==> inputs of v26 <==
## riscv_core
module riscv_core(
    input           sys_clk         ,
    input           sys_rst_n       ,
    output  reg     led_test        ,
    output          iram_cs         ,
    output  [11:0]  iram_addr       ,
    input   [31:0]  iram_rdata      ,
    output          dram_cs         ,
    output  [3:0]   dram_we         ,
    output  [11:0]  dram_addr       ,
    output  [31:0]  dram_wdata      ,
    input   [31:0]  dram_rdata      
);
==> flow/config.mk <==
export PLATFORM = sky130hd
export DESIGN_NAME = riscv_core
export DESIGN_NICKNAME = riscv_core
export VERILOG_FILES = /design/flow/design.v
export SDC_FILE = /design/flow/constraint.sdc
export NUM_CORES = 4
export LEC_CHECK = 0
export ABC_AREA = 1
export CAP_MARGIN = 40
export CELL_PAD_IN_SITES_DETAIL_PLACEMENT = 0
export CELL_PAD_IN_SITES_GLOBAL_PLACEMENT = 0
export CORE_ASPECT_RATIO = 0.5
export CORE_MARGIN = 2
export CORE_UTILIZATION = 72
export CTS_CLUSTER_DIAMETER = 395
export CTS_CLUSTER_SIZE = 96
export GPL_ROUTABILITY_DRIVEN = 1
export PLACE_DENSITY_LB_ADDON = 0.08
export SETUP_SLACK_MARGIN = 1.04
export SLEW_MARGIN = 20
==> flow/constraint.sdc <==
create_clock -name core_clock -period 3.58 [get_ports {sys_clk}]
set_input_delay 0.7160 -clock core_clock [delete_from_list [all_inputs] [get_ports {sys_clk}]]
set_output_delay 0.7160 -clock core_clock [all_outputs]
set_load 0.01 [all_outputs]
run.sh (not shown) runs the stock make flow with config.mk's settings and CLKGATE_MAP_FILE=.
==> v23 (differences from v26) <==
Settings changed: ABC_AREA 1 to unset, CAP_MARGIN 40 to 20, CELL_PAD_IN_SITES_GLOBAL_PLACEMENT 0 to 1, CORE_ASPECT_RATIO 0.5 to unset, CORE_UTILIZATION 72 to 52, CTS_CLUSTER_DIAMETER 395 to unset, CTS_CLUSTER_SIZE 96 to 20, PLACE_DENSITY set to 0.45, PLACE_DENSITY_LB_ADDON 0.08 to unset, SETUP_SLACK_MARGIN 1.04 to 1.32.
==> flow/constraint.sdc (replaced) <==
create_clock -name core_clock -period 4.95 [get_ports {sys_clk}]
set_input_delay 0.9900 -clock core_clock [delete_from_list [all_inputs] [get_ports {sys_clk}]]
set_output_delay 0.9900 -clock core_clock [all_outputs]
set_load 0.01 [all_outputs]
==> v18 (differences from v26) <==
Settings changed: ABC_AREA 1 to unset, CAP_MARGIN 40 to 20, CELL_PAD_IN_SITES_DETAIL_PLACEMENT 0 to unset, CELL_PAD_IN_SITES_GLOBAL_PLACEMENT 0 to unset, CORE_ASPECT_RATIO 0.5 to unset, CORE_UTILIZATION 72 to 40, CTS_CLUSTER_DIAMETER 395 to unset, CTS_CLUSTER_SIZE 96 to unset, GPL_ROUTABILITY_DRIVEN 1 to unset, PLACE_DENSITY_LB_ADDON 0.08 to unset, SETUP_SLACK_MARGIN 1.04 to 1.1.
==> flow/constraint.sdc (replaced) <==
create_clock -name core_clock -period 4.4 [get_ports {sys_clk}]
set_input_delay 0.8800 -clock core_clock [delete_from_list [all_inputs] [get_ports {sys_clk}]]
set_output_delay 0.8800 -clock core_clock [all_outputs]
set_load 0.01 [all_outputs]
==> v35 (differences from v26) <==
Settings changed: CAP_MARGIN 40 to 20, CTS_CLUSTER_DIAMETER 395 to 348, CTS_CLUSTER_SIZE 96 to 55, PLACE_DENSITY set to 0.45, PLACE_DENSITY_LB_ADDON 0.08 to unset, SETUP_SLACK_MARGIN 1.04 to 1.03.
==> flow/constraint.sdc (replaced) <==
create_clock -name core_clock -period 3.48 [get_ports {sys_clk}]
set_input_delay 0.6960 -clock core_clock [delete_from_list [all_inputs] [get_ports {sys_clk}]]
set_output_delay 0.6960 -clock core_clock [all_outputs]
set_load 0.01 [all_outputs]
==> results <==
v23 produced a layout that fails on setup timing. v18 finished but fails on hold timing, setup timing. v35 did not get past 4_1_cts (DPL-0033). v26 aborted during 5_1_grt on GRT-0116.
Against v23, the sequential power of v18 is higher by about 10%.
Worst hold slack: v18 is lower than v23 (0.077 ns).
Against v35, the area after synthesis of v23 is smaller by about 5%.
Sequential cell count is the same in v18 and v23.
In v23 the clock power is lower than in v18, by about 17%.
In synthesized cell count, v35 and v26 do not differ.
Against v18, the core utilization of v23 is higher by 11 points.
In v18 the routed wire length is larger than in v23, by 8.2%.
Between v23 and v18, the lower sequential share of layout area is in v18 (gap 2.7 points).
In v23 the via count is smaller than in v18, by 0.70%.
==> figures <==
Depth of the critical timing path with buffers and inverters included: v35 -; v26 -; v23 23; v18 21
Number of cells in Yosys stat: v35 10500; v26 10500; v23 8199; v18 8199
LEAKAGE: v35 -; v26 -; v23 43.3 nW; v18 47.3 nW
Multi-input combinational gate total: v35 -; v26 -; v23 5957; v18 5957
Area fraction in and, or, nand and nor cells after synthesis: v35 22.6%; v26 22.6%; v23 13.3%; v18 13.3%
Post-Synthesis Net Count: v35 10700; v26 10700; v23 8431; v18 8431
Register area: v35 -; v26 -; v23 0.0334 mm²; v18 0.0334 mm²
Post-synthesis instance area: v35 0.0778 mm²; v26 0.0778 mm²; v23 0.0739 mm²; v18 0.0739 mm²
Status: v35 did not finish; v26 did not finish; v23 finished with violations; v18 finished with violations
Last stage reached: v35 4_1_cts; v26 5_1_grt; v23 -; v18 -
Violated checks: v35 -; v26 -; v23 setup timing; v18 hold timing, setup timing
Minimum setup slack after placement: v35 -1.64 ns; v26 -1.52 ns; v23 -1.36 ns; v18 -1.73 ns
Post-route met1 wirelength: v35 -; v26 -; v23 135000 µm; v18 155000 µm
Number of buffers created by CTS: v35 -; v26 17; v23 145; v18 152
Clock Latency Late Sink: v35 -; v26 -; v23 0.85 ns; v18 0.86 ns
Area share of the largest cell type after synthesis: v35 42.8%; v26 42.8%; v23 45.1%; v18 45.1%
Met2 wire length: v35 -; v26 -; v23 170000 µm; v18 192000 µm
Number of instances resized during post-cts repair: v35 -; v26 1125; v23 657; v18 657
Number of well-tap cells placed: v35 -; v26 -; v23 1890; v18 2464
VDD IR-drop max: v35 -; v26 -; v23 0.000373 V; v18 0.000405 V
Reported combinational group power: v35 -; v26 -; v23 0.0114 W; v18 0.0148 W
Average cell area after synthesis: v35 7.41 µm²; v26 7.41 µm²; v23 9.02 µm²; v18 9.02 µm²
Routed wirelength normalized by instance count: v35 -; v26 -; v23 38.9 µm; v18 38.2 µm
Worst R2R Start: v35 -; v26 -; v23 u_mem_wb.reg_wb_addr_line_out[0]; v18 u_mem_wb.alu_ex_result_line_out[1]

==> inputs of exp/tundra <==
riscv_core again, from the RTL that the note above started with.
clock: 7.84 ns
lec_check: 0
abc_area: 0
cap_margin: 20
core_aspect_ratio: 0.55
core_margin: 8
core_utilization: 28
cts_cluster_diameter: 316
gpl_routability_driven: 0
hold_slack_margin: 0.27
max_routing_layer: met4
min_routing_layer: met2
place_density_lb_addon: 0.26
setup_slack_margin: 1.43
slew_margin: 20
==> inputs of exp/fjord, as changes to exp/tundra <==
CAP_MARGIN = 40   (was 20)
CELL_PAD_IN_SITES_DETAIL_PLACEMENT = 1   (was unset)
CELL_PAD_IN_SITES_GLOBAL_PLACEMENT = 1   (was unset)
CORE_ASPECT_RATIO = 0.83   (was 0.55)
CORE_MARGIN = 2   (was 8)
CORE_UTILIZATION = 65   (was 28)
CTS_CLUSTER_DIAMETER = unset   (was 316)
GPL_ROUTABILITY_DRIVEN = 1   (was 0)
GPL_TIMING_DRIVEN = 0   (was unset)
HOLD_SLACK_MARGIN = unset   (was 0.27)
MAX_ROUTING_LAYER = unset   (was met4)
PLACE_DENSITY_LB_ADDON = unset   (was 0.26)
SETUP_SLACK_MARGIN = unset   (was 1.43)
TNS_END_PERCENT = 40   (was unset)
==> flow/constraint.sdc (replaced) <==
create_clock -name core_clock -period 6.78 [get_ports {sys_clk}]
set_input_delay 1.3560 -clock core_clock [delete_from_list [all_inputs] [get_ports {sys_clk}]]
set_output_delay 1.3560 -clock core_clock [all_outputs]
set_load 0.01 [all_outputs]
==> inputs of exp/cedar, as changes to exp/tundra <==
ABC_AREA = unset   (was 0)
CELL_PAD_IN_SITES_DETAIL_PLACEMENT = 1   (was unset)
CELL_PAD_IN_SITES_GLOBAL_PLACEMENT = 1   (was unset)
CORE_ASPECT_RATIO = unset   (was 0.55)
CORE_MARGIN = 2   (was 8)
CORE_UTILIZATION = 30   (was 28)
CTS_CLUSTER_DIAMETER = unset   (was 316)
GPL_ROUTABILITY_DRIVEN = 1   (was 0)
HOLD_SLACK_MARGIN = unset   (was 0.27)
MAX_ROUTING_LAYER = unset   (was met4)
MIN_ROUTING_LAYER = unset   (was met2)
PLACE_DENSITY = 0.45   (was unset)
PLACE_DENSITY_LB_ADDON = unset   (was 0.26)
SETUP_SLACK_MARGIN = unset   (was 1.43)
==> flow/constraint.sdc (replaced) <==
create_clock -name core_clock -period 10.0 [get_ports {sys_clk}]
set_input_delay 2.0000 -clock core_clock [delete_from_list [all_inputs] [get_ports {sys_clk}]]
set_output_delay 2.0000 -clock core_clock [all_outputs]
set_load 0.01 [all_outputs]
==> inputs of exp/indigo, as changes to exp/tundra <==
ABC_AREA = unset   (was 0)
CELL_PAD_IN_SITES_DETAIL_PLACEMENT = 1   (was unset)
CELL_PAD_IN_SITES_GLOBAL_PLACEMENT = 1   (was unset)
CORE_ASPECT_RATIO = unset   (was 0.55)
CORE_MARGIN = 2   (was 8)
CORE_UTILIZATION = 18   (was 28)
CTS_CLUSTER_DIAMETER = unset   (was 316)
GPL_ROUTABILITY_DRIVEN = 1   (was 0)
HOLD_SLACK_MARGIN = unset   (was 0.27)
MAX_ROUTING_LAYER = unset   (was met4)
MIN_ROUTING_LAYER = unset   (was met2)
PLACE_DENSITY = 0.45   (was unset)
PLACE_DENSITY_LB_ADDON = unset   (was 0.26)
SETUP_SLACK_MARGIN = unset   (was 1.43)
==> flow/constraint.sdc (replaced) <==
create_clock -name core_clock -period 7.76 [get_ports {sys_clk}]
set_input_delay 1.5520 -clock core_clock [delete_from_list [all_inputs] [get_ports {sys_clk}]]
set_output_delay 1.5520 -clock core_clock [all_outputs]
set_load 0.01 [all_outputs]
==> comparison <==
- exp/tundra ended with an error in 5_1_grt, error GRT-0116. exp/cedar went through all stages and came out clean. exp/fjord stopped in 4_1_cts, error DPL-0033. exp/indigo produced a clean layout.
- Area after synthesis is the same in exp/fjord and exp/cedar.
- Critical path depth: exp/cedar is higher than exp/indigo (9).
- In flip-flop count, exp/cedar and exp/indigo do not differ.
- Between exp/cedar and exp/indigo, the lower cell count is in exp/cedar (gap about 17%, measured against exp/indigo).
- Between exp/indigo and exp/cedar, the lower via count is in exp/cedar (gap about 1.5%, measured against exp/cedar).
- Against exp/cedar, the utilization of exp/indigo is lower by 13 points.
==> figures <==
| metric | exp/indigo | exp/tundra | exp/fjord | exp/cedar |
|---|---|---|---|---|
| DIE AREA | 416000 sq um | 281000 sq um | 116000 sq um | 250000 sq um |
| Worst rel slew slack | 16.5% | - | - | 11.6% |
| Non-clk invs | 170 | - | - | 170 |
| Num CTS Buffers | 168 | 118 | - | 169 |
| Part of the total power dissipated in combinational logic | 24.2% | - | - | 23.1% |
| Total of plain and repair buffers excluding clock buffers | 590 | - | - | 440 |
| Clock tree root driver cell | clkbuf_16 | clkbuf_16 | - | clkbuf_16 |
| Peak per-stage delay on the critical path | 1.06 ns | - | - | 1.00 ns |
| Tally of OpenROAD warnings | 108 | - | - | 118 |
| Num tapcells | 5451 | - | - | 3220 |
| Number of clock buffer instances in the layout | 252 | - | - | 241 |
| Final wirelength | 510000 um | - | - | 499000 um |
| Flop share of the area | 37.0% | - | - | 38.5% |
| Result of the run | complete, no violations | aborted with a tool error | aborted with a tool error | complete, no violations |
| Failing step | - | 5_1_grt | 4_1_cts | - |

==> run a <==
Starting RTL as in the previous note.
==> flow/config.mk <==
export PLATFORM = sky130hd
export DESIGN_NAME = riscv_core
export DESIGN_NICKNAME = riscv_core
export VERILOG_FILES = /design/flow/design.v
export SDC_FILE = /design/flow/constraint.sdc
export NUM_CORES = 4
export LEC_CHECK = 0
export ABC_AREA = 0
export CAP_MARGIN = 10
export CELL_PAD_IN_SITES_DETAIL_PLACEMENT = 0
export CELL_PAD_IN_SITES_GLOBAL_PLACEMENT = 0
export CORE_MARGIN = 2
export CORE_UTILIZATION = 72
export CTS_CLUSTER_DIAMETER = 174
export GPL_ROUTABILITY_DRIVEN = 1
export HOLD_SLACK_MARGIN = 0.3
export MIN_ROUTING_LAYER = met1
export PLACE_DENSITY_LB_ADDON = 0.27
export SETUP_SLACK_MARGIN = -0.56
export SLEW_MARGIN = 20
export TNS_END_PERCENT = 100
==> flow/constraint.sdc <==
create_clock -name core_clock -period 5.71 [get_ports {sys_clk}]
set_input_delay 1.1420 -clock core_clock [delete_from_list [all_inputs] [get_ports {sys_clk}]]
set_output_delay 1.1420 -clock core_clock [all_outputs]
set_load 0.01 [all_outputs]
==> run b (differences from run a) <==
Settings changed: ABC_AREA 0 to unset, CAP_MARGIN 10 to 20, CELL_PAD_IN_SITES_GLOBAL_PLACEMENT 0 to 1, CORE_UTILIZATION 72 to 47, CTS_CLUSTER_DIAMETER 174 to unset, HOLD_SLACK_MARGIN 0.3 to unset, MIN_ROUTING_LAYER met1 to unset, PLACE_DENSITY set to 0.45, PLACE_DENSITY_LB_ADDON 0.27 to unset, SETUP_SLACK_MARGIN -0.56 to unset, TNS_END_PERCENT 100 to unset.
==> flow/constraint.sdc (replaced) <==
create_clock -name core_clock -period 5.85 [get_ports {sys_clk}]
set_input_delay 1.1700 -clock core_clock [delete_from_list [all_inputs] [get_ports {sys_clk}]]
set_output_delay 1.1700 -clock core_clock [all_outputs]
set_load 0.01 [all_outputs]
==> run c (differences from run a) <==
Settings changed: ABC_AREA 0 to unset, CAP_MARGIN 10 to 20, CELL_PAD_IN_SITES_DETAIL_PLACEMENT 0 to 1, CELL_PAD_IN_SITES_GLOBAL_PLACEMENT 0 to 1, CORE_UTILIZATION 72 to 30, CTS_CLUSTER_DIAMETER 174 to unset, HOLD_SLACK_MARGIN 0.3 to unset, MIN_ROUTING_LAYER met1 to unset, PLACE_DENSITY set to 0.45, PLACE_DENSITY_LB_ADDON 0.27 to unset, SETUP_SLACK_MARGIN -0.56 to unset, TNS_END_PERCENT 100 to unset.
==> flow/constraint.sdc (replaced) <==
create_clock -name core_clock -period 7.76 [get_ports {sys_clk}]
set_input_delay 1.5520 -clock core_clock [delete_from_list [all_inputs] [get_ports {sys_clk}]]
set_output_delay 1.5520 -clock core_clock [all_outputs]
set_load 0.01 [all_outputs]
==> run d (differences from run a) <==
Settings changed: ABC_AREA 0 to unset, CAP_MARGIN 10 to 20, CTS_CLUSTER_DIAMETER 174 to 103, HOLD_SLACK_MARGIN 0.3 to unset, MIN_ROUTING_LAYER met1 to unset, PLACE_DENSITY set to 0.45, PLACE_DENSITY_LB_ADDON 0.27 to unset, SETUP_SLACK_MARGIN -0.56 to unset, TNS_END_PERCENT 100 to unset.
==> flow/constraint.sdc (replaced) <==
create_clock -name core_clock -period 3.48 [get_ports {sys_clk}]
set_input_delay 0.6960 -clock core_clock [delete_from_list [all_inputs] [get_ports {sys_clk}]]
set_output_delay 0.6960 -clock core_clock [all_outputs]
set_load 0.01 [all_outputs]
==> comparison <==
- Run c finished clean. Run b ran to the end with no violations. Run a never finished: it broke off in global routing, error GRT-0116. Run d did not get past clock tree synthesis.
- In area after synthesis, run c and run a do not differ.
- Sequential share of layout area: run c is higher than run b (0.67 points).
- Against run b, the utilization of run c is lower by 22 points.
- In run c the non-clock buffer count is lower than in run b, by 359.
- Setup slack: run b is lower than run c (0.68 ns).

==> branch tundra: inputs <==
riscv_core again, from the RTL that the note above started with.
==> flow/config.mk <==
export PLATFORM = sky130hd
export DESIGN_NAME = riscv_core
export DESIGN_NICKNAME = riscv_core
export VERILOG_FILES = /design/flow/design.v
export SDC_FILE = /design/flow/constraint.sdc
export NUM_CORES = 4
export LEC_CHECK = 0
export CAP_MARGIN = 20
export CELL_PAD_IN_SITES_DETAIL_PLACEMENT = 1
export CELL_PAD_IN_SITES_GLOBAL_PLACEMENT = 1
export CORE_MARGIN = 9
export CORE_UTILIZATION = 50
export CTS_CLUSTER_SIZE = 50
export GPL_ROUTABILITY_DRIVEN = 1
export GPL_TIMING_DRIVEN = 0
export PLACE_DENSITY_LB_ADDON = 0.25
export SETUP_SLACK_MARGIN = 0.45
export SLEW_MARGIN = 30
==> flow/constraint.sdc <==
create_clock -name core_clock -period 12.4 [get_ports {sys_clk}]
set_input_delay 2.4800 -clock core_clock [delete_from_list [all_inputs] [get_ports {sys_clk}]]
set_output_delay 2.4800 -clock core_clock [all_outputs]
set_load 0.01 [all_outputs]
==> branch cedar (differences from branch tundra) <==
==> flow/config.mk (replaced) <==
export PLATFORM = sky130hd
export DESIGN_NAME = riscv_core
export DESIGN_NICKNAME = riscv_core
export VERILOG_FILES = /design/flow/design.v
export SDC_FILE = /design/flow/constraint.sdc
export NUM_CORES = 4
export LEC_CHECK = 0
export CAP_MARGIN = 10
export CELL_PAD_IN_SITES_DETAIL_PLACEMENT = 0
export CELL_PAD_IN_SITES_GLOBAL_PLACEMENT = 1
export CORE_MARGIN = 2
export CORE_UTILIZATION = 49
export GPL_ROUTABILITY_DRIVEN = 1
export MIN_ROUTING_LAYER = met1
export SETUP_SLACK_MARGIN = 1.94
export SLEW_MARGIN = 20
export TNS_END_PERCENT = 15
==> flow/constraint.sdc (replaced) <==
create_clock -name core_clock -period 8.04 [get_ports {sys_clk}]
set_input_delay 1.6080 -clock core_clock [delete_from_list [all_inputs] [get_ports {sys_clk}]]
set_output_delay 1.6080 -clock core_clock [all_outputs]
set_load 0.01 [all_outputs]
==> branch juniper (differences from branch tundra) <==
==> flow/config.mk (replaced) <==
export PLATFORM = sky130hd
export DESIGN_NAME = riscv_core
export DESIGN_NICKNAME = riscv_core
export VERILOG_FILES = /design/flow/design.v
export SDC_FILE = /design/flow/constraint.sdc
export NUM_CORES = 4
export LEC_CHECK = 0
export CAP_MARGIN = 20
export CELL_PAD_IN_SITES_DETAIL_PLACEMENT = 1
export CELL_PAD_IN_SITES_GLOBAL_PLACEMENT = 1
export CORE_MARGIN = 2
export CORE_UTILIZATION = 59
export GPL_ROUTABILITY_DRIVEN = 1
export GPL_TIMING_DRIVEN = 1
export PLACE_DENSITY = 0.39
export SLEW_MARGIN = 35
export TNS_END_PERCENT = 95
==> flow/constraint.sdc (replaced) <==
create_clock -name core_clock -period 5.68 [get_ports {sys_clk}]
set_input_delay 1.1360 -clock core_clock [delete_from_list [all_inputs] [get_ports {sys_clk}]]
set_output_delay 1.1360 -clock core_clock [all_outputs]
set_load 0.01 [all_outputs]
==> results <==
Outcome: branch juniper stopped before the end; branch tundra stopped before the end; branch cedar timing/DRC/antenna clean
Last stage reached: branch juniper global routing (5_1_grt); branch tundra global routing (5_1_grt); branch cedar -
DIE WIDTH: branch juniper 358.0 um; branch tundra 402.5 um; branch cedar 392.4 um
Core area: branch juniper 124000 um2; branch tundra 146300 um2; branch cedar 149800 um2
Half-perimeter wire length after placement: branch juniper 302700 um; branch tundra 412100 um; branch cedar 272800 um
Area of the die: branch juniper 128100 um2; branch tundra 162000 um2; branch cedar 154000 um2
Synthesized instance count: branch juniper 8199; branch tundra 8199; branch cedar 8199
Placed Instances: branch juniper 10075; branch tundra 10483; branch cedar 9969
Clock root buffer: branch juniper sky130_fd_sc_hd__clkbuf_16; branch tundra sky130_fd_sc_hd__clkbuf_16; branch cedar sky130_fd_sc_hd__clkbuf_16
Chip height: branch juniper 358.0 um; branch tundra 402.5 um; branch cedar 392.4 um
Number of CTS-inserted buffers: branch juniper 144; branch tundra 148; branch cedar 149
Cells resized by post-CTS repair: branch juniper 44; branch tundra 0; branch cedar 41
Post-placement cell area: branch juniper 83910 um2; branch tundra 83380 um2; branch cedar 79440 um2
DP Worst Slack: branch juniper -775.4 ps; branch tundra 2323 ps; branch cedar 714.0 ps
Cell area after synthesis: branch juniper 73920 um2; branch tundra 73920 um2; branch cedar 73920 um2
Number of rows created at floorplan: branch juniper 129; branch tundra 140; branch cedar 142
Final weighted congestion of routability-driven global placement: branch juniper 1.193; branch tundra 1.282; branch cedar 1.047
Area share of and-or/or-and cells after synthesis: branch juniper 28.87%; branch tundra 28.87%; branch cedar 28.87%
Count of buffers inserted at the top-level ports: branch juniper 128; branch tundra 126; branch cedar 128
Register bit total from synthesis: branch juniper 1332; branch tundra 1332; branch cedar 1332
Core Density at Floorplan: branch juniper 59.63%; branch tundra 50.54%; branch cedar 49.35%
Post-CTS Setup Repair Bufs: branch juniper 2; branch tundra 0; branch cedar 10
No activity file was given, so power comes from the tool's default toggle rates.
